===== run.sh =====
#!/bin/bash
# the make line also repeats each setting of config.mk as NAME=value (left out here)
make -C /OpenROAD-flow-scripts/flow DESIGN_CONFIG=/design/flow/config.mk WORK_HOME=/design/flow/orfs CLKGATE_MAP_FILE= finish

===== design.v =====
`timescale 1ns/1ns
module Controller(input clk, rst, start, compare, flag, output InitYin, InitW1, InitW2, InitB, InitFlag, InitAlpha, LdX1, LdX2, LdT, Select2, LdYin, LdFlag, LdAlphaT, LdW1, LdW2, LdB,ReadEn,Ready, output [1:0] Select1, Sel1, Sel2);
	reg initYin, initW1, initW2, initB, initFlag, initAlpha, ldX1, ldX2, ldT, select2, ldYin, ldFlag, ldAlphaT, ldW1, ldW2, ldB;
	reg [1:0] select1, sel1, sel2;
	reg [3:0] ns, ps;
	reg ldCnt, cntDown;
	reg readEn, ready;
	wire co;
	reg [7:0] Cout;
	always@(ps, start, co, compare, flag)begin
		ns = 4'b0;
		case(ps)
			4'b0000: begin
				ns = (start)? 4'b0001 : 4'b0000;
			  end
			4'b0001: begin
				ns = 4'b0010;
				end
			4'b0010: begin
				ns = 4'b0011;
				end
			4'b0011: begin
				ns = 4'b0100;
				end
			4'b0100: begin
				ns = 4'b0101;
				end
			4'b0101: begin
				ns = compare ? 4'b0110 : 4'b1010;
				end
			4'b0110: begin
				ns = 4'b0111;
				end
			4'b0111: begin
				ns = 4'b1000;
				end
			4'b1000: begin
				ns = 4'b1001;
				end
			4'b1001: begin
				ns = 4'b1010;
				end
			4'b1010: begin
				ns = (co == 0) ? 4'b0010 : 
				     (flag == 1) ? 4'b1011 : 
				     (flag == 0) ? 4'b0000 : 4'b1010;
				end
			4'b1011: begin
			  ns = 4'b0010;
			  end
			default: ns = 4'b0000;
		endcase
	end
	always@(ps)begin
		{initYin, initW1, initW2, initB, initFlag, ldCnt, initAlpha, ldX1, ldX2, ldT, cntDown, select2, ldYin, ldFlag, ldAlphaT, ldW1, ldW2, ldB} = 18'b0;
		readEn = 1'b0;
		ready = 1'b0;
		select1 = 2'b0;
		sel1 = 2'b0;
		sel2 = 2'b0;
		case(ps)
			4'b0000: begin
				ready = 1;
			  end
			4'b0001: begin
				initW1 = 1;
				initW2 = 1;
				initB = 1;
				initYin = 1;
				ldCnt = 1;
				initAlpha = 1;
				end
			4'b0010: begin
				ldX1 = 1;
				ldX2 = 1;
				ldT = 1;
				cntDown = 1;
				readEn = 1;
				end
			4'b0011: begin
				sel1 = 2'b00;
				sel2 = 2'b01;
				select1 = 2'b01;
				select2 = 1;
				ldYin = 1;
				end
			4'b0100: begin
				sel1 = 2'b01;
				sel2 = 2'b10;
				select1 = 2'b00;
				select2 = 1;
				ldYin = 1;
				end
			4'b0101: begin
				end
			4'b0110: begin
				sel1 = 2'b10;
				sel2 = 2'b0;
				ldAlphaT = 1;
				ldFlag = 1;
				end
			4'b0111: begin
				sel1 = 2'b11;
				sel2 = 2'b01;
				select2 = 1;
				select1 = 2'b10;
				ldW1 = 1;
				end
			4'b1000: begin
				sel1 = 2'b11;
				sel2 = 2'b10;
				select2 = 1;
				select1 = 2'b11;
				ldW2 = 1;
				end
			4'b1001: begin
				select2 = 0;
				select1 = 2'b01;
				ldB = 1;
				end
			4'b1010: begin
				end
			4'b1011: begin
			  ldCnt = 1;
			  initFlag = 1;
			  end
		endcase
	end
	always@(posedge clk,posedge rst)begin
		if(rst) ps <= 4'b0000;
		else ps <= ns;
	end
	always@(posedge clk, posedge rst)begin
	  if(rst)
	    Cout = 8'b11001000;
	  else begin
	    if(ldCnt) Cout <= 8'b11001000;
	    else if(cntDown) Cout <= Cout - 1;
	  end
  end
  assign co = ~|{Cout};
  assign InitYin = initYin;
  assign InitW1 = initW1;
  assign InitW2 = initW2;
  assign InitB = initB;
  assign InitFlag = initFlag;
  assign LdCnt = ldCnt;
  assign InitAlpha = initAlpha;
  assign LdX1 = ldX1;
  assign LdX2 = ldX2;
  assign LdT = ldT;
  assign CntDown = cntDown;
  assign Select1 = select1;
  assign Select2 = select2;
  assign LdYin = ldYin;
  assign LdFlag = ldFlag;
  assign LdAlphaT = ldAlphaT;
  assign LdW1 = ldW1;
  assign LdW2 = ldW2;
  assign LdB = ldB;
  assign Sel1 = sel1;
  assign Sel2 = sel2;
  assign ReadEn = readEn;
  assign Ready = ready;
endmodule
`timescale 1ns/1ns
module FlagReg(input clk,rst,loadData,initVal, output out);
  reg outData;
  assign out = outData;
  always@(posedge clk, posedge rst)begin
    if(rst) outData <= 1'b0;
    else
    begin
      if(initVal) outData <= 1'b0;
      else
    begin
    if (loadData) outData <= 1'b1;
    else outData <= outData;
    end
  end
  end
endmodule
`timescale 1ns/1ns
module Reg2bit(input clk,rst,loadData,initVal, input [1:0] inData, output[1:0] out);
  reg [1:0] outData;
  assign out = outData;
  always@(posedge clk, posedge rst)begin
    if(rst) outData <= 2'b0;
    else
    begin
      if(initVal) outData <= 2'b0;
      else
    begin
    if (loadData) outData <= inData;
    else outData <= outData;
    end
  end
  end
endmodule
`timescale 1ns/1ns
module Reg3bit(input clk,rst,loadData,initVal, input [2:0] inData, output[2:0] out);
  reg [2:0] outData;
  assign out = outData;
  always@(posedge clk, posedge rst)begin
    if(rst) outData <= 3'b0;
    else
    begin
      if(initVal) outData <= 3'b0;
      else
    begin
    if (loadData) outData <= inData;
    else outData <= outData;
    end
  end
  end
endmodule
`timescale 1ns/1ns
module Reg7bit(input clk,rst,loadData,initVal, input [6:0] inData, output[6:0] out);
  reg [6:0] outData;
  assign out = outData;
  always@(posedge clk, posedge rst)begin
    if(rst) outData <= 7'b0;
    else
    begin
      if(initVal) outData <= 7'b0;
      else
    begin
    if (loadData) outData <= inData;
    else outData <= outData;
    end
  end
  end
endmodule
`timescale 1ns/1ns
module Reg14bit(input clk,rst,loadData,initVal, input [13:0] inData, output[13:0] out);
  reg [13:0] outData;
  assign out = outData;
  always@(posedge clk, posedge rst)begin
    if(rst) outData <= 14'b0;
    else
    begin
      if(initVal) outData <= 14'b0;
      else
    begin
    if (loadData) outData <= inData;
    else outData <= outData;
    end
  end
  end
endmodule
`timescale 1ns/1ns
module Mux2to1(input select, input [13:0]in1,in2, output [13:0]MuxOut);
  assign MuxOut = ~select ? in1 : in2;
endmodule
`timescale 1ns/1ns
module Mux4to1(input [1:0]select, input [13:0]in1,in2,in3,in4, output [13:0]MuxOut);
  assign MuxOut = select==2'b00 ? in1 :
          select==2'b01 ? in2 :
          select==2'b10 ? in3 :
          select==2'b11 ? in4 : 14'bz;
endmodule
`timescale 1ns/1ns
module adder( input [13:0] op1, op2, output [13:0] result );
  assign result = op1 + op2;
endmodule
`timescale 1ns/1ns
module multiplier( input [13:0] op1, op2, output [13:0] result );
  wire [27:0] w;
  wire signed [13:0] operand1,operand2;
  assign operand1 = op1;
  assign operand2 = op2;
  assign w = operand1 * operand2;
  assign result = w[21:8];
endmodule
`timescale 1ns/1ns
module DataPath(input clk,rst, input [6:0] x1Data,x2Data, input [1:0] tData, input InitYin, InitW1, InitW2, InitB, InitFlag, InitAlpha, LdX1, LdX2, LdT, Select2, LdYin, LdFlag, LdAlphaT, LdW1, LdW2, LdB, input [1:0]  Select1, Sel1, Sel2, output compare, flag, output[1:0] signYin, output[13:0] w1,w2,b,Yin);
  wire [6:0] x1,x2;
  wire [1:0] t;
  wire [2:0] alpha,alphaT;
  wire [13:0] AddOut,MultOut,MultOp1,MultOp2,AddOp1,AddOp2;
  wire [13:0] castedT,castedAlphaT,castedAlpha,castedX1,castedX2;
  assign castedT = t[1] ? {4'b1111, t, 8'b0}: {4'b0, t, 8'b0};
  assign castedAlphaT = alphaT[2] ? {5'b11111, alphaT, 6'b0}: {5'b0, alphaT, 6'b0};
  assign castedAlpha = alpha[2] ? {5'b11111, alpha, 6'b0}: {5'b0, alpha, 6'b0};
  assign castedX1 = x1[6] ? {3'b111, x1, 4'b0}: {3'b0, x1, 4'b0};
  assign castedX2 = x2[6] ? {3'b111, x2, 4'b0}: {3'b0, x2, 4'b0};
  FlagReg FLAG(clk,rst,LdFlag,InitFlag, flag);
  Reg2bit T(clk,rst,LdT,1'b0,tData,t);
  Reg3bit ALPHA(clk,rst,InitAlpha,1'b0,3'b011, alpha);
  Reg3bit ALPHAT(clk,rst,LdAlphaT,1'b0,MultOut[8:6], alphaT);
  Reg7bit X1(clk,rst,LdX1,1'b0,x1Data, x1);
  Reg7bit X2(clk,rst,LdX2,1'b0,x2Data, x2);
  Reg14bit W1(clk,rst,LdW1,InitW1,AddOut, w1);
  Reg14bit W2(clk,rst,LdW2,InitW2,AddOut, w2);
  Reg14bit B (clk,rst,LdB,InitB,AddOut, b);
  Reg14bit YIN (clk,rst,LdYin,InitYin,AddOut, Yin);
  Mux4to1 MULTOP1(Sel1,w1,w2,castedT,castedAlphaT, MultOp1);
  Mux4to1 MULTOP2(Sel2,castedAlpha,castedX1,castedX2,14'b0, MultOp2);
  Mux4to1 ADDOP1(Select1,Yin,b,w1,w2, AddOp1);
  Mux2to1 ADDOP2(Select2,castedAlphaT,MultOut, AddOp2);
  multiplier MULTIPLIER(MultOp1,MultOp2, MultOut);
  adder ADDER(AddOp1,AddOp2, AddOut);
  assign compare = (Yin == 14'b0) ? 1 : (Yin[13] ^ t[1]);
  assign signYin = Yin[13] ? 2'b11 : 2'b01;  
endmodule
`timescale 1ns/1ns
module LearningMachine(input clk,rst, start, input [6:0] x1Data,x2Data, input [1:0] tData, output[1:0] signYin, output[13:0] w1,w2,b,Yin,output ReadEn, Ready);
  wire [1:0]Select1, Sel1, Sel2;
  wire  flag, InitYin, InitW1, InitW2, InitB, InitFlag, InitAlpha, LdX1, LdX2, LdT, Select2, LdYin, LdFlag, LdAlphaT, LdW1, LdW2, LdB;
  Controller controller(clk, rst, start, compare, flag, InitYin, InitW1, InitW2, InitB, InitFlag, InitAlpha, LdX1, LdX2, LdT, Select2, LdYin, LdFlag, LdAlphaT, LdW1, LdW2, LdB, ReadEn, Ready, Select1, Sel1, Sel2);
  DataPath datapath(clk,rst, x1Data,x2Data, tData, InitYin, InitW1, InitW2, InitB, InitFlag, InitAlpha, LdX1, LdX2, LdT, Select2, LdYin, LdFlag, LdAlphaT, LdW1, LdW2, LdB, Select1, Sel1, Sel2, compare, flag, signYin, w1,w2,b,Yin);
endmodule

===== config.mk =====
export PLATFORM = sky130hd
export DESIGN_NAME = LearningMachine
export DESIGN_NICKNAME = LearningMachine
export VERILOG_FILES = /design/flow/design.v
export SDC_FILE = /design/flow/constraint.sdc
export NUM_CORES = 4
export LEC_CHECK = 0
export ABC_AREA = 1
export CAP_MARGIN = 20
export CORE_MARGIN = 2
export CORE_UTILIZATION = 57
export SLEW_MARGIN = 20

===== constraint.sdc =====
create_clock -name core_clock -period 6.84 [get_ports {clk}]
set_input_delay 1.3680 -clock core_clock [delete_from_list [all_inputs] [get_ports {clk}]]
set_output_delay 1.3680 -clock core_clock [all_outputs]
set_load 0.01 [all_outputs]

==> results.sh, run 1 <==
# source this file to load flow results
export IMPL_outcome="complete, but fails checks"
export IMPL_check_faults="negative setup slack"
export IMPL_gr_total_overflow=0
export IMPL_worstPathMaxFanout=6
export IMPL_synth_area_per_cell_um2=7.693
export IMPL_tightest_slew_ns=0.8373
export IMPL_skew_ns=0.008257
export IMPL_core_um2=15770
export IMPL_topCellsByArea="dfrtp_1 23%, fa_1 18%, nand2_1 12%"
export IMPL_grt_pass1_wl_um=46780
export IMPL_cp_arrival_ns=7.89
export IMPL_adder_share_pct=28.73
export IMPL_rrSetupSlack_ns=-0.77
export IMPL_warning_count=34
export IMPL_drc=0
export IMPL_clk_root_buffer_cell="clkbuf_16"
export IMPL_max_freq_ghz=0.1314
export IMPL_cp_startpoint="controller.ps[1]"
export IMPL_die_w_um=130.8
export IMPL_htree_num_levels=3
export IMPL_crit_type="reg -> reg"
export IMPL_drt_total_wl_um=32030
export IMPL_synthArstFlopShare_pct=100.0
export IMPL_r2r_start="controller.ps[1]"
export IMPL_crit_top_cell="fa_1"
export IMPL_cp_slowest_cell="fa_1"
export IMPL_hp_class="reg -> reg"
export IMPL_rsz0062_at_grt="yes"
export IMPL_fin_util_pct=83.05
export IMPL_worstPathBufferInverterCount=9
export IMPL_worst_path_largest_cell_delay_ns=0.51
export IMPL_hpwl_um=22400
export IMPL_cts_buffers=9
export IMPL_path_clk_slew_ns=0.07
export IMPL_top_cells_by_count="288 x nand2_1, 210 x inv_1, 109 x o21ai_0"
export IMPL_antenna_found_initial=0
export IMPL_ant_nets=0
export IMPL_maxCapViolCount=0
export IMPL_cts_sinks=89
export IMPL_area_growth_synth_to_final_pct=42.95
export IMPL_row_count=46
export IMPL_setup_slack_ns=-0.7678
export IMPL_setup_viol=29
export IMPL_finalHoldViolCount=0
export IMPL_pin_count=79
export IMPL_timing_rr_end="datapath.W2.outData[13]"
export IMPL_grt_usage_pct=35.76
export IMPL_cpLargestDelayFamily="adder cells"
export IMPL_fp_util_pct=58.10
export IMPL_ys_flop_type="dfrtp_1"
export IMPL_tritoncts="yes"
export IMPL_yosys_stat_cells=1191
export IMPL_min_period_ns=7.608
export IMPL_dieArea_um2=17100
export IMPL_dr_total_vias=9566
export IMPL_synthTopLogicFamily="adder cells"
export IMPL_synth_simple_area_share_pct=22.50
export IMPL_numSynthFlops=89
export IMPL_top_area_share_pct=23.49
export IMPL_startpoint_type="register"
export IMPL_synth_edff_count=0
export IMPL_port_buffers=77
export IMPL_min_path_cells=2
export IMPL_syn_area_um2=9163
export IMPL_synth_most_common_cell="nand2_1"
export IMPL_synth_nets=1370
export IMPL_antenna_cells=0
export IMPL_nets=1654
export IMPL_yosysUniqueCellTypes=45
export IMPL_post_drt_wl_per_cell_um=18.88
export IMPL_syn_inst=1191
export IMPL_grt_max_degree=66
export IMPL_reg2reg_depth=43
export IMPL_clk_path_buf_depth=2
export IMPL_top_area_cell="dfrtp_1"
export IMPL_hold_buffers=0
export IMPL_synth_warnings=10
export IMPL_ys_area_um2=9163
export IMPL_finalSetupTns_ns=-11.99
export IMPL_finalClockPeriodUsage_pct=111.2
export IMPL_synthXorXnorAreaFrac_pct=1.625
export IMPL_insertion_delay_ns=0.34
export IMPL_vias_per_cell=5.640
export IMPL_dr_pass1_iters=6
export IMPL_holdWs_ns=0.4912
export IMPL_crit_path_end_kind="register"
export IMPL_drt_initial_drc_count=838
export IMPL_grt_pass1_vias=9360
export IMPL_whs_endpoint="datapath.ALPHA.outData[0]"
export IMPL_place_congestion=0.9648
export IMPL_hp_start="datapath.ALPHA.outData[0]"
export IMPL_synthMuxAreaShare_pct=0
export IMPL_ys_seq_share_pct=24.35
export IMPL_ys_sh_aoi_pct=11.91
export IMPL_cp_num_cells=43
export IMPL_place_ws_ns=-0.7354
export IMPL_n_fill_cell=997
export IMPL_slew_violations=0
export IMPL_cp_required_ns=7.12
export IMPL_die_y_um=130.8
export IMPL_endpoint="datapath.W2.outData[13]"
export IMPL_relSlewSlack_pct=44.18
==> layout make-up <==
cell class | count | area [µm²] | area share (%)
timing repair buffer | 300 | 2584 | 19.73
clock inverter | 6 | 75.07 | 0.5732
multi-input combinational | 844 | 6823 | 52.09
tap | 216 | 270.3 | 2.063
sequential | 89 | 2233 | 17.05
inverter | 231 | 883.3 | 6.744
clock buffer | 10 | 229.0 | 1.748
==> metrics by stage <==
stage / instances / cell area, µm²
global route: 1696 / 13100
global placement: 1623 / 11630
CTS: 1683 / 12610
floorplan: 1191 / 9468
detailed placement: 1623 / 11630
finish: 1696 / 13100
==> routing by layer <==
metal	wire length [µm]	track usage [%]	share of wire, %
met1	12590	45.65	39
met2	15190	59.87	47
met3	2324	5.375	7.3
met4	1930	17.52	6.0
met5	0	0	0
==> timing repair <==
action | in CTS | in global routing
gates resized | 118 | 102
setup buffers | 48 | 17
pin swaps | 83 | 73
endpoints found under the setup margin | 32 | 43
==> run 2, diff against run 1 <==
CORE_UTILIZATION = 70   (was 57)
CTS_CLUSTER_DIAMETER = 215   (was default)
CTS_CLUSTER_SIZE = 32   (was default)
PLACE_DENSITY_LB_ADDON = 0.14   (was default)
SETUP_SLACK_MARGIN = 1.67   (was default)
TNS_END_PERCENT = 40   (was default)
clock period = 5.76 ns   (was 6.84 ns; I/O delays follow)
==> results.sh, run 2 <==
# yosys + openroad results
export IMPL_outcome="stopped before the end"
export IMPL_haltStage="4_1_cts"
export IMPL_firstError="[ERROR DPL-0038] Utilization greater than 100%, impossible to legalize"
export IMPL_synthArstFlopShare_pct=100.0
export IMPL_synthTopLogicFamily="adder cells"
export IMPL_place_congestion=1.021
export IMPL_adder_share_pct=28.73
export IMPL_place_area_um2=11800
export IMPL_fp_util_pct=72.02
export IMPL_syn_inst=1191
export IMPL_topCellsByArea="dfrtp_1 23%, fa_1 18%, nand2_1 12%"
export IMPL_synth_simple_area_share_pct=22.50
export IMPL_dp_cells=1608
export IMPL_synthXorXnorAreaFrac_pct=1.625
export IMPL_pin_count=79
export IMPL_die_w_um=118.4
export IMPL_ys_seq_share_pct=24.35
export IMPL_synth_most_common_cell="nand2_1"
export IMPL_core_um2=12720
export IMPL_yosysUniqueCellTypes=45
export IMPL_yosys_stat_cells=1191
export IMPL_synth_warnings=10
export IMPL_top_cells_by_count="288 x nand2_1, 210 x inv_1, 109 x o21ai_0"
export IMPL_synth_area_per_cell_um2=7.693
export IMPL_port_buffers=77
export IMPL_hpwl_um=27750
export IMPL_ys_flop_type="dfrtp_1"
export IMPL_ys_sh_aoi_pct=11.91
export IMPL_synthMuxAreaShare_pct=0
export IMPL_dieArea_um2=14020
export IMPL_top_area_cell="dfrtp_1"
export IMPL_numSynthFlops=89
export IMPL_syn_area_um2=9163
export IMPL_synth_edff_count=0
export IMPL_top_area_share_pct=23.49
export IMPL_place_ws_ns=-2.108
export IMPL_synth_nets=1370
export IMPL_die_y_um=118.4
export IMPL_ys_area_um2=9163
export IMPL_row_count=41
==> run 2: per-stage QoR <==
| step | hold WS, ns | TNS, ns |
|---|---|---|
| after floorplan | 0.4337 | -23.68 |
| after global placement | 0.4684 | -45.29 |
| after detailed placement | 0.4740 | -67.88 |
==> run 3, diff against run 2 <==
ABC_AREA = default   (was 1)
CELL_PAD_IN_SITES_GLOBAL_PLACEMENT = 3   (was default)
CORE_ASPECT_RATIO = 0.67   (was default)
CORE_MARGIN = 9   (was 2)
CORE_UTILIZATION = 40   (was 70)
CTS_CLUSTER_DIAMETER = default   (was 215)
CTS_CLUSTER_SIZE = default   (was 32)
GPL_ROUTABILITY_DRIVEN = 1   (was default)
MAX_ROUTING_LAYER = met4   (was default)
MIN_ROUTING_LAYER = met2   (was default)
PLACE_DENSITY_LB_ADDON = default   (was 0.14)
SETUP_SLACK_MARGIN = default   (was 1.67)
SLEW_MARGIN = 5   (was 20)
TNS_END_PERCENT = 80   (was 40)
clock period = 12.0 ns   (was 5.76 ns; I/O delays follow)
==> results.sh, run 3 <==
# source this file to load flow results
export IMPL_crit_top_cell="fa_1"
export IMPL_dieArea_um2=28200
export IMPL_insertion_delay_ns=0.36
export IMPL_startpoint_type="register"
export IMPL_relSlewSlack_pct=27.00
export IMPL_synth_simple_area_share_pct=16.28
export IMPL_hp_start="datapath.X2.outData[2]"
export IMPL_synth_edff_count=0
export IMPL_grt_pass1_wl_um=46500
export IMPL_yosysUniqueCellTypes=70
export IMPL_dr_total_vias=9973
export IMPL_cp_num_cells=32
export IMPL_antenna_cells=0
export IMPL_max_freq_ghz=0.1045
export IMPL_postCtsSetupBuffers=0
export IMPL_fp_util_pct=41.06
export IMPL_cts_sinks=89
export IMPL_synth_area_per_cell_um2=9.171
export IMPL_area_sequential_um2=2231
export IMPL_finalClockPeriodUsage_pct=79.76
export IMPL_synthXorXnorAreaFrac_pct=5.018
export IMPL_synth_most_common_cell="nand2_1"
export IMPL_port_buffers=77
export IMPL_worstPathBufferInverterCount=4
export IMPL_cpLargestDelayFamily="adder cells"
export IMPL_yosys_stat_cells=976
export IMPL_nets=1220
export IMPL_finalHoldViolCount=0
export IMPL_syn_area_um2=8951
export IMPL_cp_startpoint="controller.ps[3]"
export IMPL_endpoint="datapath.YIN.outData[13]"
export IMPL_outcome="no timing/DRC/antenna violations"
export IMPL_post_drt_wl_per_cell_um=21.80
export IMPL_tritoncts="yes"
export IMPL_drc=0
export IMPL_dr_pass1_iters=6
export IMPL_antenna_found_initial=0
export IMPL_topCellsByArea="dfrtp_1 24%, fa_1 19%, ha_1 11%"
export IMPL_synthTopLogicFamily="adder cells"
export IMPL_ant_nets=0
export IMPL_cts_buffers=9
export IMPL_syn_inst=976
export IMPL_slew_violations=0
export IMPL_r2r_start="controller.ps[3]"
export IMPL_timing_rr_end="datapath.YIN.outData[13]"
export IMPL_cts_resized=0
export IMPL_skew_ns=0.007249
export IMPL_warning_count=31
export IMPL_top_area_cell="dfrtp_1"
export IMPL_synthArstFlopShare_pct=100.0
export IMPL_worstPathMaxFanout=22
export IMPL_reg2reg_depth=32
export IMPL_rrSetupSlack_ns=2.43
export IMPL_min_path_cells=2
export IMPL_min_period_ns=9.571
export IMPL_logic_area_um2=6183
export IMPL_cp_slowest_cell="dfrtp_1"
export IMPL_ys_seq_share_pct=24.92
export IMPL_drt_initial_drc_count=1116
export IMPL_hpwl_um=22710
export IMPL_htree_num_levels=3
export IMPL_drt_total_wl_um=29320
export IMPL_cp_required_ns=12.29
export IMPL_maxCapViolCount=0
export IMPL_finalNonFillerCells=1345
export IMPL_crit_type="reg -> reg"
export IMPL_cp_arrival_ns=9.86
export IMPL_die_y_um=140.4
export IMPL_pin_count=79
export IMPL_whs_endpoint="datapath.X2.outData[2]"
export IMPL_top_area_share_pct=24.04
export IMPL_ys_area_um2=8951
export IMPL_row_count=44
export IMPL_ys_flop_type="dfrtp_1"
export IMPL_grt_max_degree=65
export IMPL_ys_sh_aoi_pct=13.59
export IMPL_hold_buffers=0
export IMPL_area_growth_synth_to_final_pct=15.40
export IMPL_place_area_um2=10020
export IMPL_grt_usage_pct=34.15
export IMPL_setup_viol=0
export IMPL_synth_nets=1155
export IMPL_rsz0062_at_grt="no"
export IMPL_adder_share_pct=29.52
export IMPL_dp_cells=1328
export IMPL_grt_pass1_vias=11680
export IMPL_synthMuxAreaShare_pct=4.599
export IMPL_core_um2=21800
export IMPL_finalSetupTns_ns=0
export IMPL_tightest_slew_ns=1.091
export IMPL_numSynthFlops=89
export IMPL_worst_path_largest_cell_delay_ns=0.94
export IMPL_synth_warnings=10
export IMPL_clk_path_buf_depth=2
export IMPL_die_w_um=200.8
export IMPL_hp_class="reg -> reg"
export IMPL_place_congestion=0.9188
export IMPL_gr_total_overflow=0
export IMPL_n_fill_cell=2161
export IMPL_clk_root_buffer_cell="clkbuf_16"
export IMPL_crit_path_end_kind="register"
export IMPL_postLayoutCellArea_um2=10330
export IMPL_vias_per_cell=7.415
export IMPL_top_cells_by_count="195 x nand2_1, 96 x inv_1, 86 x dfrtp_1"
export IMPL_path_clk_slew_ns=0.07
export IMPL_setup_slack_ns=2.429
export IMPL_place_ws_ns=2.745
==> run 3: stage by stage <==
step	util (%)	hold WS [ns]
after floorplan	-	0.4450
after global placement	45.98	0.4651
after detailed placement	45.98	0.4695
after CTS	47.34	0.4866
after global routing	47.38	0.5173
final	47.38	0.4839
==> run 3: per-layer routing <==
layer	GRT usage (%)	up-vias	part of all wire, %
met2	34.42	2815	48
met1	-	3654	0
met3	51.97	152	48
met5	-	-	0
li1	-	3352	-
met4	2.820	0	3.4
==> run 3: area by class of cell <==
class                           count  share of cell area (%)
Multi-Input combinational cell    753                   59.86
Clock inverter                      5                  0.6177
Timing Repair Buffer               92                   8.551
Clock buffer                       11                   2.253
Sequential cell                    89                   21.60
Inverter                           96                   3.500
Tap cell                          299                   3.622
==> run 4, diff against run 3 <==
ABC_AREA = 1   (was default)
CELL_PAD_IN_SITES_GLOBAL_PLACEMENT = default   (was 3)
CORE_ASPECT_RATIO = default   (was 0.67)
CORE_MARGIN = 2   (was 9)
CORE_UTILIZATION = 72   (was 40)
CTS_CLUSTER_DIAMETER = 400   (was default)
CTS_CLUSTER_SIZE = 10   (was default)
GPL_ROUTABILITY_DRIVEN = default   (was 1)
HOLD_SLACK_MARGIN = 0.29   (was default)
MAX_ROUTING_LAYER = default   (was met4)
MIN_ROUTING_LAYER = default   (was met2)
SLEW_MARGIN = 20   (was 5)
TNS_END_PERCENT = default   (was 80)
clock period = 5.31 ns   (was 12.0 ns; I/O delays follow)
==> results.sh, run 4 <==
# yosys + openroad results
export IMPL_yosysUniqueCellTypes=45
export IMPL_top_area_cell="dfrtp_1"
export IMPL_die_w_um=116.8
export IMPL_ys_sh_aoi_pct=11.91
export IMPL_pin_count=79
export IMPL_die_y_um=116.8
export IMPL_synth_most_common_cell="nand2_1"
export IMPL_synth_area_per_cell_um2=7.693
export IMPL_syn_area_um2=9163
export IMPL_place_congestion=1.039
export IMPL_ys_seq_share_pct=24.35
export IMPL_yosys_stat_cells=1191
export IMPL_outcome="stopped before the end"
export IMPL_row_count=41
export IMPL_synthMuxAreaShare_pct=0
export IMPL_top_area_share_pct=23.49
export IMPL_numSynthFlops=89
export IMPL_top_cells_by_count="288 x nand2_1, 210 x inv_1, 109 x o21ai_0"
export IMPL_core_um2=12520
export IMPL_place_ws_ns=-2.428
export IMPL_dieArea_um2=13640
export IMPL_adder_share_pct=28.73
export IMPL_fp_util_pct=73.20
export IMPL_synth_warnings=10
export IMPL_synthTopLogicFamily="adder cells"
export IMPL_synth_edff_count=0
export IMPL_synth_nets=1370
export IMPL_firstError="[ERROR DPL-0038] Utilization greater than 100%, impossible to legalize"
export IMPL_synthXorXnorAreaFrac_pct=1.625
export IMPL_topCellsByArea="dfrtp_1 23%, fa_1 18%, nand2_1 12%"
export IMPL_syn_inst=1191
export IMPL_synth_simple_area_share_pct=22.50
export IMPL_synthArstFlopShare_pct=100.0
export IMPL_ys_area_um2=9163
export IMPL_haltStage="4_1_cts"
export IMPL_hpwl_um=28100
export IMPL_port_buffers=77
export IMPL_ys_flop_type="dfrtp_1"
[run 4: per-stage QoR]
stage | std cells | hold slack (ns) | utilization [%] | area, µm²
after floorplan | 1191 | 0.4337 | - | 9514
after global placement | 1621 | 0.4670 | 95.33 | 11930
after detailed placement | 1621 | 0.4981 | 95.33 | 11930
==> run 5, diff against run 4 <==
CORE_UTILIZATION = 63   (was 72)
CTS_CLUSTER_DIAMETER = default   (was 400)
CTS_CLUSTER_SIZE = 97   (was 10)
HOLD_SLACK_MARGIN = default   (was 0.29)
clock period = 6.06 ns   (was 5.31 ns; I/O delays follow)
==> results.sh, run 5 <==
# yosys + openroad results
export IMPL_numSynthFlops=89
export IMPL_top_area_share_pct=23.49
export IMPL_firstError="[ERROR GRT-0232] Routing congestion too high. Check the congestion heatmap in the GUI."
export IMPL_clk_path_buf_depth=2
export IMPL_synthMuxAreaShare_pct=0
export IMPL_htree_num_levels=3
export IMPL_grt_usage_pct=73.14
export IMPL_topCellsByArea="dfrtp_1 23%, fa_1 18%, nand2_1 12%"
export IMPL_haltStage="5_1_grt"
export IMPL_top_cells_by_count="288 x nand2_1, 210 x inv_1, 109 x o21ai_0"
export IMPL_die_y_um=124.6
export IMPL_syn_inst=1191
export IMPL_top_area_cell="dfrtp_1"
export IMPL_synth_simple_area_share_pct=22.50
export IMPL_hold_buffers=0
export IMPL_synthXorXnorAreaFrac_pct=1.625
export IMPL_outcome="stopped before the end"
export IMPL_core_um2=14370
export IMPL_die_w_um=124.6
export IMPL_dp_cells=1629
export IMPL_yosys_stat_cells=1191
export IMPL_row_count=44
export IMPL_synthTopLogicFamily="adder cells"
export IMPL_synth_nets=1370
export IMPL_synth_edff_count=0
export IMPL_pin_count=79
export IMPL_cts_buffers=9
export IMPL_fp_util_pct=63.77
export IMPL_ys_sh_aoi_pct=11.91
export IMPL_synth_most_common_cell="nand2_1"
export IMPL_place_congestion=0.9560
export IMPL_ys_area_um2=9163
export IMPL_clk_root_buffer_cell="clkbuf_16"
export IMPL_synth_area_per_cell_um2=7.693
export IMPL_dieArea_um2=15520
export IMPL_adder_share_pct=28.73
export IMPL_hpwl_um=22520
export IMPL_cts_sinks=89
export IMPL_syn_area_um2=9163
export IMPL_place_area_um2=11870
export IMPL_ys_seq_share_pct=24.35
export IMPL_yosysUniqueCellTypes=45
export IMPL_synth_warnings=10
export IMPL_ys_flop_type="dfrtp_1"
export IMPL_gr_total_overflow=7
export IMPL_synthArstFlopShare_pct=100.0
export IMPL_port_buffers=77
==> run 5: metrics by stage <==
step	utilization, %	setup TNS [ns]	setup WS [ns]
floorplan	-	-13.50	-0.9067
global placement	82.63	-35.35	-1.329
detailed placement	82.63	-42.17	-1.465
CTS	89.83	-35.97	-1.235
==> run 5: what timing repair did <==
| item | 4_1_cts |
|---|---|
| cloned | 0 |
| setup endpoints to repair | 52 |
| pin swaps | 73 |
| gates resized | 113 |
| buffers inserted | 40 |
==> run 5: metal layers <==
metal / global-route usage (%) / GRT overflow
met1: 72.28 / 0
met2: 91.06 / 3
met3: 57.47 / 1
met4: 69.00 / 3
met5: 40.20 / 0
==> run 6, diff against run 5 <==
ABC_AREA = default   (was 1)
CAP_MARGIN = 30   (was 20)
CORE_UTILIZATION = 70   (was 63)
CTS_CLUSTER_DIAMETER = 31   (was default)
CTS_CLUSTER_SIZE = default   (was 97)
MAX_ROUTING_LAYER = met4   (was default)
PLACE_DENSITY = 0.64   (was default)
SETUP_SLACK_MARGIN = 1.79   (was default)
clock period = 7.0 ns   (was 6.06 ns; I/O delays follow)
==> results.sh, run 6 <==
# yosys + openroad results
export IMPL_top_cells_by_count="195 x nand2_1, 96 x inv_1, 86 x dfrtp_1"
export IMPL_synthXorXnorAreaFrac_pct=5.018
export IMPL_synth_most_common_cell="nand2_1"
export IMPL_numSynthFlops=89
export IMPL_fp_util_pct=71.22
export IMPL_ys_flop_type="dfrtp_1"
export IMPL_synth_area_per_cell_um2=9.171
export IMPL_ys_sh_aoi_pct=13.59
export IMPL_top_area_cell="dfrtp_1"
export IMPL_synth_warnings=10
export IMPL_die_y_um=117.1
export IMPL_place_area_um2=11400
export IMPL_synth_nets=1155
export IMPL_yosysUniqueCellTypes=70
export IMPL_top_area_share_pct=24.04
export IMPL_dieArea_um2=13710
export IMPL_synth_simple_area_share_pct=16.28
export IMPL_synth_edff_count=0
export IMPL_hpwl_um=23540
export IMPL_synthArstFlopShare_pct=100.0
export IMPL_core_um2=12570
export IMPL_haltStage="4_1_cts"
export IMPL_firstError="[ERROR DPL-0038] Utilization greater than 100%, impossible to legalize"
export IMPL_ys_seq_share_pct=24.92
export IMPL_synthTopLogicFamily="adder cells"
export IMPL_place_congestion=0.9583
export IMPL_topCellsByArea="dfrtp_1 24%, fa_1 19%, ha_1 11%"
export IMPL_syn_area_um2=8951
export IMPL_ys_area_um2=8951
export IMPL_pin_count=79
export IMPL_port_buffers=77
export IMPL_yosys_stat_cells=976
export IMPL_adder_share_pct=29.52
export IMPL_row_count=41
export IMPL_outcome="stopped before the end"
export IMPL_die_w_um=117.1
export IMPL_synthMuxAreaShare_pct=4.599
export IMPL_syn_inst=976
## run 6: metrics by stage
step	cells	utilization, %	setup TNS [ns]	worst slack, ns
floorplan	976	-	-1.221	-0.3437
global placement	1349	90.61	-5.728	-0.5014
detailed placement	1350	90.67	-12.27	-0.8026
==> run 7, diff against run 6 <==
CAP_MARGIN = 20   (was 30)
CORE_UTILIZATION = 40   (was 70)
CTS_CLUSTER_DIAMETER = default   (was 31)
MAX_ROUTING_LAYER = default   (was met4)
PLACE_DENSITY = default   (was 0.64)
SETUP_SLACK_MARGIN = 1.67   (was 1.79)
clock period = 9.33 ns   (was 7.0 ns; I/O delays follow)
==> results.sh, run 7 <==
# source this file to load flow results
export IMPL_ys_area_um2=8951
export IMPL_place_congestion=0.8702
export IMPL_fp_util_pct=40.89
export IMPL_row_count=54
export IMPL_hpwl_um=19600
export IMPL_clk_root_buffer_cell="clkbuf_16"
export IMPL_worstPathMaxFanout=7
export IMPL_maxCapViolCount=0
export IMPL_synth_warnings=10
export IMPL_syn_inst=976
export IMPL_numSynthFlops=89
export IMPL_dieArea_um2=23590
export IMPL_path_clk_slew_ns=0.08
export IMPL_drt_total_wl_um=26750
export IMPL_hp_start="datapath.X1.outData[2]"
export IMPL_top_area_cell="dfrtp_1"
export IMPL_die_y_um=153.6
export IMPL_ys_sh_aoi_pct=13.59
export IMPL_port_buffers=77
export IMPL_adder_share_pct=29.52
export IMPL_postLayoutCellArea_um2=11680
export IMPL_cpLargestDelayFamily="adder cells"
export IMPL_cts_sinks=89
export IMPL_ys_flop_type="dfrtp_1"
export IMPL_drc=0
export IMPL_dp_cells=1311
export IMPL_worst_path_largest_cell_delay_ns=0.57
export IMPL_top_cells_by_count="195 x nand2_1, 96 x inv_1, 86 x dfrtp_1"
export IMPL_finalHoldViolCount=0
export IMPL_crit_top_cell="ha_4"
export IMPL_finalSetupTns_ns=0
export IMPL_ant_nets=0
export IMPL_tritoncts="yes"
export IMPL_cp_num_cells=34
export IMPL_vias_per_cell=5.385
export IMPL_grt_max_degree=49
export IMPL_topCellsByArea="dfrtp_1 24%, fa_1 19%, ha_1 11%"
export IMPL_pin_count=79
export IMPL_nets=1308
export IMPL_r2r_start="controller.ps[1]"
export IMPL_synthMuxAreaShare_pct=4.599
export IMPL_skew_ns=0.01282
export IMPL_synth_nets=1155
export IMPL_slew_violations=0
export IMPL_whs_endpoint="datapath.X1.outData[2]"
export IMPL_insertion_delay_ns=0.36
export IMPL_ys_seq_share_pct=24.92
export IMPL_syn_area_um2=8951
export IMPL_min_period_ns=7.636
export IMPL_yosysUniqueCellTypes=70
export IMPL_cp_startpoint="controller.ps[1]"
export IMPL_cp_slowest_cell="fa_1"
export IMPL_grt_pass1_wl_um=41850
export IMPL_die_w_um=153.6
export IMPL_finalClockPeriodUsage_pct=81.85
export IMPL_synth_edff_count=0
export IMPL_reg2reg_depth=34
export IMPL_antenna_found_initial=0
export IMPL_cts_buffers=9
export IMPL_crit_path_end_kind="register"
export IMPL_core_um2=21890
export IMPL_setup_viol=0
export IMPL_synthTopLogicFamily="adder cells"
export IMPL_min_path_cells=2
export IMPL_antenna_cells=0
export IMPL_hp_class="reg -> reg"
export IMPL_finalNonFillerCells=1414
export IMPL_grt_usage_pct=22.37
export IMPL_top_area_share_pct=24.04
export IMPL_startpoint_type="register"
export IMPL_hold_buffers=0
export IMPL_tightest_slew_ns=0.9883
export IMPL_rsz0062_at_grt="yes"
export IMPL_gr_total_overflow=0
export IMPL_grt_pass1_vias=7592
export IMPL_synthXorXnorAreaFrac_pct=5.018
export IMPL_max_freq_ghz=0.1310
export IMPL_synthArstFlopShare_pct=100.0
export IMPL_clk_path_buf_depth=2
export IMPL_crit_type="reg -> reg"
export IMPL_endpoint="datapath.YIN.outData[13]"
export IMPL_cp_arrival_ns=7.93
export IMPL_synth_area_per_cell_um2=9.171
export IMPL_drt_initial_drc_count=517
export IMPL_synth_simple_area_share_pct=16.28
export IMPL_rrSetupSlack_ns=1.69
export IMPL_cp_required_ns=9.63
export IMPL_fin_util_pct=53.34
export IMPL_synth_most_common_cell="nand2_1"
export IMPL_warning_count=30
export IMPL_htree_num_levels=3
export IMPL_worstPathBufferInverterCount=3
export IMPL_post_drt_wl_per_cell_um=18.92
export IMPL_place_area_um2=10050
export IMPL_timing_rr_end="datapath.YIN.outData[13]"
export IMPL_dr_pass1_iters=5
export IMPL_yosys_stat_cells=976
export IMPL_outcome="no timing/DRC/antenna violations"
export IMPL_dr_total_vias=7615
export IMPL_area_growth_synth_to_final_pct=30.44
export IMPL_relSlewSlack_pct=34.11
run 7: routing by layer:
metal  vias to the layer above  part of all wire (%)  track usage [%]
li1                       3555                     -                -
met1                      3758                    45            32.41
met2                       257                    47            35.53
met3                        45                   6.0            3.241
met4                         0                   2.3            5.417
met5                         -                     0                0
run 7: layout make-up:
cell class / instances / area, µm²
clock buffers: 9 / 225.2
clock inverters: 7 / 68.82
fillers: 2002 / 10210
inverters: 96 / 371.6
multi-input cells: 754 / 6790
flip-flops and latches: 89 / 2235
well taps: 280 / 350.3
repair buffers: 179 / 1635
run 7: through the flow:
step | hold slack, ns | setup slack [ns]
floorplan | 0.4450 | 1.671
global placement | 0.4599 | 0.7188
detailed placement | 0.4641 | 0.6276
CTS | 0.4810 | 1.672
global route | 0.5191 | 1.309
finish | 0.4777 | 1.694
run 7: what timing repair did:
action                                  4_1_cts  5_1_grt
gates resized                                77       64
buffers inserted                             41       42
endpoints found under the setup margin       28       20
pin swaps                                    32       73
gates cloned                                  3        1
==> run 8, diff against run 7 <==
ABC_AREA = 1   (was default)
CORE_UTILIZATION = 70   (was 40)
CTS_CLUSTER_DIAMETER = 215   (was default)
CTS_CLUSTER_SIZE = 32   (was default)
PLACE_DENSITY_LB_ADDON = 0.14   (was default)
SETUP_SLACK_MARGIN = -0.41   (was 1.67)
TNS_END_PERCENT = 35   (was default)
clock period = 5.78 ns   (was 9.33 ns; I/O delays follow)
==> results.sh, run 8 <==
# yosys + openroad results
export IMPL_outcome="stopped before the end"
export IMPL_haltStage="4_1_cts"
export IMPL_firstError="[ERROR DPL-0033] detailed placement checks failed during check placement."
export IMPL_topCellsByArea="dfrtp_1 23%, fa_1 18%, nand2_1 12%"
export IMPL_synthArstFlopShare_pct=100.0
export IMPL_pin_count=79
export IMPL_top_area_cell="dfrtp_1"
export IMPL_ys_sh_aoi_pct=11.91
export IMPL_synth_nets=1370
export IMPL_core_um2=12720
export IMPL_fp_util_pct=72.02
export IMPL_place_ws_ns=-1.955
export IMPL_numSynthFlops=89
export IMPL_synthTopLogicFamily="adder cells"
export IMPL_place_area_um2=11830
export IMPL_synth_simple_area_share_pct=22.50
export IMPL_place_congestion=1.002
export IMPL_ys_flop_type="dfrtp_1"
export IMPL_ys_area_um2=9163
export IMPL_synth_edff_count=0
export IMPL_ys_seq_share_pct=24.35
export IMPL_port_buffers=77
export IMPL_synthXorXnorAreaFrac_pct=1.625
export IMPL_top_area_share_pct=23.49
export IMPL_hpwl_um=26730
export IMPL_synthMuxAreaShare_pct=0
export IMPL_die_w_um=118.4
export IMPL_syn_inst=1191
export IMPL_yosysUniqueCellTypes=45
export IMPL_row_count=41
export IMPL_die_y_um=118.4
export IMPL_synth_most_common_cell="nand2_1"
export IMPL_top_cells_by_count="288 x nand2_1, 210 x inv_1, 109 x o21ai_0"
export IMPL_syn_area_um2=9163
export IMPL_yosys_stat_cells=1191
export IMPL_adder_share_pct=28.73
export IMPL_synth_warnings=10
export IMPL_synth_area_per_cell_um2=7.693
export IMPL_dieArea_um2=14020
==> run 8: through the flow <==
step / std cells / hold slack (ns)
2_1_floorplan: 1191 / 0.4337
3_3_place_gp: 1612 / 0.4724
3_5_place_dp: 1612 / 0.4840
==> run 9, diff against run 8 <==
ABC_AREA = default   (was 1)
CORE_UTILIZATION = 40   (was 70)
CTS_CLUSTER_DIAMETER = default   (was 215)
CTS_CLUSTER_SIZE = default   (was 32)
GPL_ROUTABILITY_DRIVEN = 1   (was default)
MIN_ROUTING_LAYER = met1   (was default)
PLACE_DENSITY_LB_ADDON = default   (was 0.14)
SETUP_SLACK_MARGIN = default   (was -0.41)
SLEW_MARGIN = 5   (was 20)
TNS_END_PERCENT = default   (was 35)
clock period = 12.0 ns   (was 5.78 ns; I/O delays follow)
==> results.sh, run 9 <==
# source this file to load flow results
export IMPL_outcome="no timing/DRC/antenna violations"
export IMPL_grt_max_degree=62
export IMPL_maxCapViolCount=0
export IMPL_finalSetupTns_ns=0
export IMPL_synthXorXnorAreaFrac_pct=5.018
export IMPL_synth_nets=1155
export IMPL_gr_total_overflow=0
export IMPL_port_buffers=77
export IMPL_relSlewSlack_pct=32.91
export IMPL_place_congestion=0.8979
export IMPL_startpoint_type="register"
export IMPL_rrSetupSlack_ns=2.86
export IMPL_fin_util_pct=46.94
export IMPL_ys_flop_type="dfrtp_1"
export IMPL_dieArea_um2=23590
export IMPL_grt_usage_pct=20.94
export IMPL_drc=0
export IMPL_cp_arrival_ns=9.44
export IMPL_htree_num_levels=3
export IMPL_ys_area_um2=8951
export IMPL_dp_cells=1305
export IMPL_worst_path_largest_cell_delay_ns=0.81
export IMPL_fp_util_pct=40.89
export IMPL_hp_start="datapath.X1.outData[1]"
export IMPL_cp_num_cells=33
export IMPL_insertion_delay_ns=0.37
export IMPL_hold_buffers=0
export IMPL_synthTopLogicFamily="adder cells"
export IMPL_reg2reg_depth=33
export IMPL_grt_pass1_wl_um=39080
export IMPL_timing_rr_end="datapath.YIN.outData[13]"
export IMPL_finalHoldViolCount=0
export IMPL_area_growth_synth_to_final_pct=14.80
export IMPL_yosysUniqueCellTypes=70
export IMPL_crit_path_end_kind="register"
export IMPL_slew_violations=0
export IMPL_worstPathBufferInverterCount=3
export IMPL_cp_startpoint="controller.ps[3]"
export IMPL_nets=1215
export IMPL_dr_pass1_iters=6
export IMPL_vias_per_cell=5.438
export IMPL_cts_resized=0
export IMPL_synth_most_common_cell="nand2_1"
export IMPL_finalClockPeriodUsage_pct=76.18
export IMPL_core_um2=21890
export IMPL_adder_share_pct=29.52
export IMPL_tritoncts="yes"
export IMPL_ant_nets=0
export IMPL_numSynthFlops=89
export IMPL_ys_sh_aoi_pct=13.59
export IMPL_postCtsSetupBuffers=0
export IMPL_synthMuxAreaShare_pct=4.599
export IMPL_clk_root_buffer_cell="clkbuf_16"
export IMPL_crit_type="reg -> reg"
export IMPL_cp_required_ns=12.30
export IMPL_cp_slowest_cell="dfrtp_1"
export IMPL_drt_total_wl_um=24080
export IMPL_hp_class="reg -> reg"
export IMPL_ys_seq_share_pct=24.92
export IMPL_row_count=54
export IMPL_worstPathMaxFanout=22
export IMPL_pin_count=79
export IMPL_dr_total_vias=7184
export IMPL_skew_ns=0.01258
export IMPL_grt_pass1_vias=7092
export IMPL_max_freq_ghz=0.1094
export IMPL_syn_area_um2=8951
export IMPL_synth_edff_count=0
export IMPL_clk_path_buf_depth=2
export IMPL_cts_sinks=89
export IMPL_top_cells_by_count="195 x nand2_1, 96 x inv_1, 86 x dfrtp_1"
export IMPL_syn_inst=976
export IMPL_die_y_um=153.6
export IMPL_warning_count=29
export IMPL_r2r_start="controller.ps[3]"
export IMPL_rsz0062_at_grt="no"
export IMPL_synth_simple_area_share_pct=16.28
export IMPL_min_period_ns=9.141
export IMPL_finalNonFillerCells=1321
export IMPL_synth_area_per_cell_um2=9.171
export IMPL_endpoint="datapath.YIN.outData[13]"
export IMPL_top_area_share_pct=24.04
export IMPL_antenna_cells=0
export IMPL_topCellsByArea="dfrtp_1 24%, fa_1 19%, ha_1 11%"
export IMPL_tightest_slew_ns=1.003
export IMPL_setup_viol=0
export IMPL_min_path_cells=2
export IMPL_whs_endpoint="datapath.X1.outData[1]"
export IMPL_top_area_cell="dfrtp_1"
export IMPL_post_drt_wl_per_cell_um=18.23
export IMPL_cts_buffers=9
export IMPL_synthArstFlopShare_pct=100.0
export IMPL_yosys_stat_cells=976
export IMPL_drt_initial_drc_count=475
export IMPL_path_clk_slew_ns=0.08
export IMPL_antenna_found_initial=0
export IMPL_synth_warnings=10
export IMPL_die_w_um=153.6
export IMPL_hpwl_um=19170
export IMPL_cpLargestDelayFamily="adder cells"
-- run 9: cell type report --
class | count | area (µm²)
fill | 2167 | 11610
multi-input combinational | 753 | 6181
sequential | 89 | 2231
timing repair buffer | 87 | 845.8
inverter | 96 | 361.6
tap | 280 | 350.3
clock buffer | 9 | 225.2
clock inverter | 7 | 81.33
-- run 9: stage by stage --
step / setup slack (ns) / instance area (µm²) / hold WS (ns)
final: 2.859 / 10280 / 0.4838
after global routing: 2.237 / 10280 / 0.5119
after CTS: 2.918 / 10280 / 0.4873
after detailed placement: 2.983 / 9970 / 0.4698
after global placement: 3.133 / 9970 / 0.4624
after floorplan: 3.936 / 8951 / 0.4450
-- run 9: routing by layer --
layer  global-route usage [%]  part of all wire [%]  vias to the layer above
met4                    5.242                   1.9                        0
li1                         -                     -                     3366
met5                        0                     0                        -
met1                    29.37                    45                     3573
met3                    3.974                   5.5                       38
met2                    33.61                    47                      207
==> run 10, diff against run 9 <==
CAP_MARGIN = 30   (was 20)
CORE_UTILIZATION = 67   (was 40)
GPL_ROUTABILITY_DRIVEN = default   (was 1)
MIN_ROUTING_LAYER = default   (was met1)
SLEW_MARGIN = 20   (was 5)
clock period = 7.2 ns   (was 12.0 ns; I/O delays follow)
==> results.sh, run 10 <==
# source this file to load flow results
export IMPL_hp_class="reg -> reg"
export IMPL_warning_count=34
export IMPL_cp_arrival_ns=8.09
export IMPL_cts_sinks=89
export IMPL_top_cells_by_count="195 x nand2_1, 96 x inv_1, 86 x dfrtp_1"
export IMPL_worst_path_largest_cell_delay_ns=0.57
export IMPL_setup_slack_ns=-0.6607
export IMPL_synth_area_per_cell_um2=9.171
export IMPL_synth_edff_count=0
export IMPL_top_area_cell="dfrtp_1"
export IMPL_whs_endpoint="datapath.X1.outData[2]"
export IMPL_crit_type="reg -> reg"
export IMPL_rrSetupSlack_ns=-0.66
export IMPL_min_period_ns=7.861
export IMPL_gr_total_overflow=0
export IMPL_fp_util_pct=68.13
export IMPL_clk_path_buf_depth=2
export IMPL_drt_total_wl_um=35460
export IMPL_topCellsByArea="dfrtp_1 24%, fa_1 19%, ha_1 11%"
export IMPL_die_y_um=119.6
export IMPL_port_buffers=77
export IMPL_tightest_slew_ns=1.065
export IMPL_vias_per_cell=6.757
export IMPL_synth_most_common_cell="nand2_1"
export IMPL_drt_initial_drc_count=1315
export IMPL_outcome="complete, but fails checks"
export IMPL_synthTopLogicFamily="adder cells"
export IMPL_place_congestion=0.9407
export IMPL_path_clk_slew_ns=0.07
export IMPL_die_w_um=119.6
export IMPL_row_count=42
export IMPL_clk_root_buffer_cell="clkbuf_16"
export IMPL_post_drt_wl_per_cell_um=25.44
export IMPL_nets=1392
export IMPL_cts_buffers=9
export IMPL_synth_nets=1155
export IMPL_check_faults="negative setup slack"
export IMPL_crit_top_cell="fa_1"
export IMPL_yosys_stat_cells=976
export IMPL_hpwl_um=20940
export IMPL_grt_max_degree=67
export IMPL_grt_pass1_wl_um=50040
export IMPL_setup_viol=26
export IMPL_antenna_cells=0
export IMPL_ant_nets=0
export IMPL_finalClockPeriodUsage_pct=109.2
export IMPL_cp_required_ns=7.43
export IMPL_cp_slowest_cell="fa_1"
export IMPL_finalSetupTns_ns=-11.36
export IMPL_core_um2=13140
export IMPL_antenna_found_initial=0
export IMPL_top_area_share_pct=24.04
export IMPL_maxCapViolCount=0
export IMPL_relSlewSlack_pct=29.00
export IMPL_ys_sh_aoi_pct=13.59
export IMPL_synthArstFlopShare_pct=100.0
export IMPL_yosysUniqueCellTypes=70
export IMPL_synthXorXnorAreaFrac_pct=5.018
export IMPL_postLayoutCellArea_um2=12290
export IMPL_adder_share_pct=29.52
export IMPL_finalHoldViolCount=0
export IMPL_reg2reg_depth=33
export IMPL_dieArea_um2=14300
export IMPL_dr_total_vias=9419
export IMPL_ys_flop_type="dfrtp_1"
export IMPL_area_growth_synth_to_final_pct=37.31
export IMPL_worstPathBufferInverterCount=6
export IMPL_place_area_um2=11150
export IMPL_synth_warnings=10
export IMPL_worstPathMaxFanout=14
export IMPL_tritoncts="yes"
export IMPL_grt_usage_pct=45.72
export IMPL_endpoint="datapath.W2.outData[13]"
export IMPL_cpLargestDelayFamily="adder cells"
export IMPL_grt_pass1_vias=9349
export IMPL_ys_area_um2=8951
export IMPL_cp_startpoint="controller.ps[1]"
export IMPL_max_freq_ghz=0.1272
export IMPL_rsz0062_at_grt="yes"
export IMPL_min_path_cells=2
export IMPL_fin_util_pct=93.55
export IMPL_crit_path_end_kind="register"
export IMPL_synth_simple_area_share_pct=16.28
export IMPL_syn_area_um2=8951
export IMPL_slew_violations=0
export IMPL_numSynthFlops=89
export IMPL_r2r_start="controller.ps[1]"
export IMPL_n_fill_cell=424
export IMPL_skew_ns=0.005785
export IMPL_htree_num_levels=3
export IMPL_hp_start="datapath.X1.outData[2]"
export IMPL_cp_num_cells=33
export IMPL_ys_seq_share_pct=24.92
export IMPL_syn_inst=976
export IMPL_hold_buffers=0
export IMPL_insertion_delay_ns=0.36
export IMPL_dr_pass1_iters=9
export IMPL_pin_count=79
export IMPL_timing_rr_end="datapath.W2.outData[13]"
export IMPL_drc=0
export IMPL_synthMuxAreaShare_pct=4.599
export IMPL_startpoint_type="register"
[run 10: cell type report]
type	count	area, µm²	share of cell area, %
Timing Repair Buffer	264	2252	18.32
Clock buffer	9	225.2	1.832
Clock inverter	7	102.6	0.8348
Tap cell	176	220.2	1.792
Multi-Input combinational cell	753	6893	56.08
Sequential cell	89	2233	18.17
Inverter	96	364.1	2.962
[run 10: what timing repair did]
action / 4_1_cts / 5_1_grt
pin swaps: 61 / 24
hold endpoints to repair: 0 / 0
buffers inserted: 28 / 9
resized: 80 / 51
setup endpoints to repair: 20 / 28
cloned: 1 / 0
[run 10: per-stage QoR]
stage	std cells	hold WS (ns)	worst slack, ns
final	1394	0.4896	-0.6607
after global routing	1394	0.5174	-0.9245
after CTS	1385	0.4851	-0.3308
after detailed placement	1340	0.4674	-0.5189
after global placement	1339	0.4601	-0.4247
after floorplan	976	0.4450	-0.1539
[run 10: per-layer routing]
layer / share of wire [%] / global-route usage (%) / up-vias
met3: 12 / 9.363 / 317
met5: 0 / 0 / -
met1: 33 / 56.17 / 4439
met2: 46 / 73.82 / 948
li1: - / - / 3715
met4: 9.3 / 29.41 / 0
==> run 11, diff against run 10 <==
ABC_AREA = 1   (was default)
CAP_MARGIN = 0   (was 30)
CELL_PAD_IN_SITES_DETAIL_PLACEMENT = 2   (was default)
CELL_PAD_IN_SITES_GLOBAL_PLACEMENT = 2   (was default)
CORE_ASPECT_RATIO = 1.47   (was default)
CORE_MARGIN = 9   (was 2)
CORE_UTILIZATION = 40   (was 67)
CTS_CLUSTER_SIZE = 48   (was default)
GPL_ROUTABILITY_DRIVEN = 0   (was default)
GPL_TIMING_DRIVEN = 1   (was default)
HOLD_SLACK_MARGIN = 0.09   (was default)
MAX_ROUTING_LAYER = met5   (was default)
MIN_ROUTING_LAYER = met1   (was default)
PLACE_DENSITY_LB_ADDON = 0.13   (was default)
SETUP_SLACK_MARGIN = 3.6   (was default)
SLEW_MARGIN = 30   (was 20)
clock period = 13.0 ns   (was 7.2 ns; I/O delays follow)
==> results.sh, run 11 <==
# source this file to load flow results
export IMPL_outcome="no timing/DRC/antenna violations"
export IMPL_grt_max_degree=54
export IMPL_crit_type="reg -> reg"
export IMPL_fin_util_pct=47.28
export IMPL_dr_total_vias=8449
export IMPL_ant_nets=0
export IMPL_synth_area_per_cell_um2=7.693
export IMPL_rsz0062_at_grt="yes"
export IMPL_cp_arrival_ns=8.98
export IMPL_path_clk_slew_ns=0.07
export IMPL_htree_num_levels=3
export IMPL_syn_area_um2=9163
export IMPL_vias_per_cell=5.497
export IMPL_tightest_slew_ns=0.8649
export IMPL_hpwl_um=29120
export IMPL_clk_path_buf_depth=2
export IMPL_slew_violations=0
export IMPL_insertion_delay_ns=0.35
export IMPL_holdWs_ns=0.4651
export IMPL_ys_sh_aoi_pct=11.91
export IMPL_postCtsSetupBuffers=0
export IMPL_drc=0
export IMPL_r2r_start="controller.ps[1]"
export IMPL_warning_count=30
export IMPL_grt_usage_pct=25.06
export IMPL_finalClockPeriodUsage_pct=67.25
export IMPL_nets=1439
export IMPL_cp_num_cells=42
export IMPL_row_count=66
export IMPL_port_buffers=77
export IMPL_dr_pass1_iters=4
export IMPL_synth_most_common_cell="nand2_1"
export IMPL_adder_share_pct=28.73
export IMPL_yosysUniqueCellTypes=45
export IMPL_cp_slowest_cell="fa_1"
export IMPL_die_y_um=201.5
export IMPL_worst_path_largest_cell_delay_ns=0.53
export IMPL_synth_nets=1370
export IMPL_cp_required_ns=13.23
export IMPL_place_ws_ns=4.093
export IMPL_numSynthFlops=89
export IMPL_synth_simple_area_share_pct=22.50
export IMPL_worstPathBufferInverterCount=7
export IMPL_maxCapViolCount=0
export IMPL_tritoncts="yes"
export IMPL_cts_sinks=89
export IMPL_drt_initial_drc_count=263
export IMPL_setup_viol=0
export IMPL_core_um2=22300
export IMPL_antenna_found_initial=0
export IMPL_hp_class="reg -> reg"
export IMPL_synth_warnings=10
export IMPL_dp_cells=1521
export IMPL_endpoint="datapath.W2.outData[13]"
export IMPL_worstPathMaxFanout=8
export IMPL_timing_rr_end="datapath.W2.outData[13]"
export IMPL_drt_total_wl_um=34990
export IMPL_reg2reg_depth=42
export IMPL_topCellsByArea="dfrtp_1 23%, fa_1 18%, nand2_1 12%"
export IMPL_setup_slack_ns=4.257
export IMPL_top_area_share_pct=23.49
export IMPL_finalHoldViolCount=0
export IMPL_dieArea_um2=28780
export IMPL_cts_buffers=9
export IMPL_cpLargestDelayFamily="adder cells"
export IMPL_finalNonFillerCells=1537
export IMPL_top_area_cell="dfrtp_1"
export IMPL_syn_inst=1191
export IMPL_max_freq_ghz=0.1144
export IMPL_cp_startpoint="controller.ps[1]"
export IMPL_gr_total_overflow=0
export IMPL_logic_area_um2=5956
export IMPL_die_w_um=142.8
export IMPL_antenna_cells=0
export IMPL_skew_ns=0.006261
export IMPL_hp_start="datapath.ALPHA.outData[0]"
export IMPL_fp_util_pct=41.09
export IMPL_top_cells_by_count="288 x nand2_1, 210 x inv_1, 109 x o21ai_0"
export IMPL_min_path_cells=2
export IMPL_synthXorXnorAreaFrac_pct=1.625
export IMPL_grt_pass1_wl_um=55550
export IMPL_postLayoutCellArea_um2=10540
export IMPL_pin_count=79
export IMPL_rrSetupSlack_ns=4.26
export IMPL_synth_edff_count=0
export IMPL_synthArstFlopShare_pct=100.0
export IMPL_post_drt_wl_per_cell_um=22.77
export IMPL_relSlewSlack_pct=42.28
export IMPL_crit_top_cell="nand2_1"
export IMPL_clk_root_buffer_cell="clkbuf_16"
export IMPL_finalSetupTns_ns=0
export IMPL_ys_seq_share_pct=24.35
export IMPL_synthTopLogicFamily="adder cells"
export IMPL_ys_area_um2=9163
export IMPL_startpoint_type="register"
export IMPL_place_area_um2=10210
export IMPL_min_period_ns=8.743
export IMPL_ys_flop_type="dfrtp_1"
export IMPL_area_sequential_um2=2231
export IMPL_synthMuxAreaShare_pct=0
export IMPL_grt_pass1_vias=10060
export IMPL_crit_path_end_kind="register"
export IMPL_yosys_stat_cells=1191
export IMPL_n_fill_cell=2585
export IMPL_area_growth_synth_to_final_pct=15.06
export IMPL_whs_endpoint="datapath.ALPHA.outData[0]"
-- run 11: area by class of cell --
cell class | count | area share, %
well taps | 272 | 3.228
multi-input cells | 844 | 56.49
flip-flops and latches | 89 | 21.16
inverters | 231 | 8.260
clock buffers | 11 | 2.397
repair buffers | 85 | 7.880
clock inverters | 5 | 0.5815
-- run 11: metal layers --
metal / up-vias / wire length, µm / part of all wire (%) / track usage, %
met5: - / 0 / 0 / 0
met4: 0 / 1508 / 4.3 / 12.46
met3: 75 / 1131 / 3.2 / 3.389
met2: 178 / 19260 / 55 / 47.09
met1: 4327 / 13100 / 37 / 26.23
li1: 3869 / - / - / -
-- run 11: timing repair --
item | CTS | global route
setup endpoints to repair | 0 | 16
hold buffers | 0 | 0
resized | 0 | 6
endpoints found under the hold margin | 0 | 0
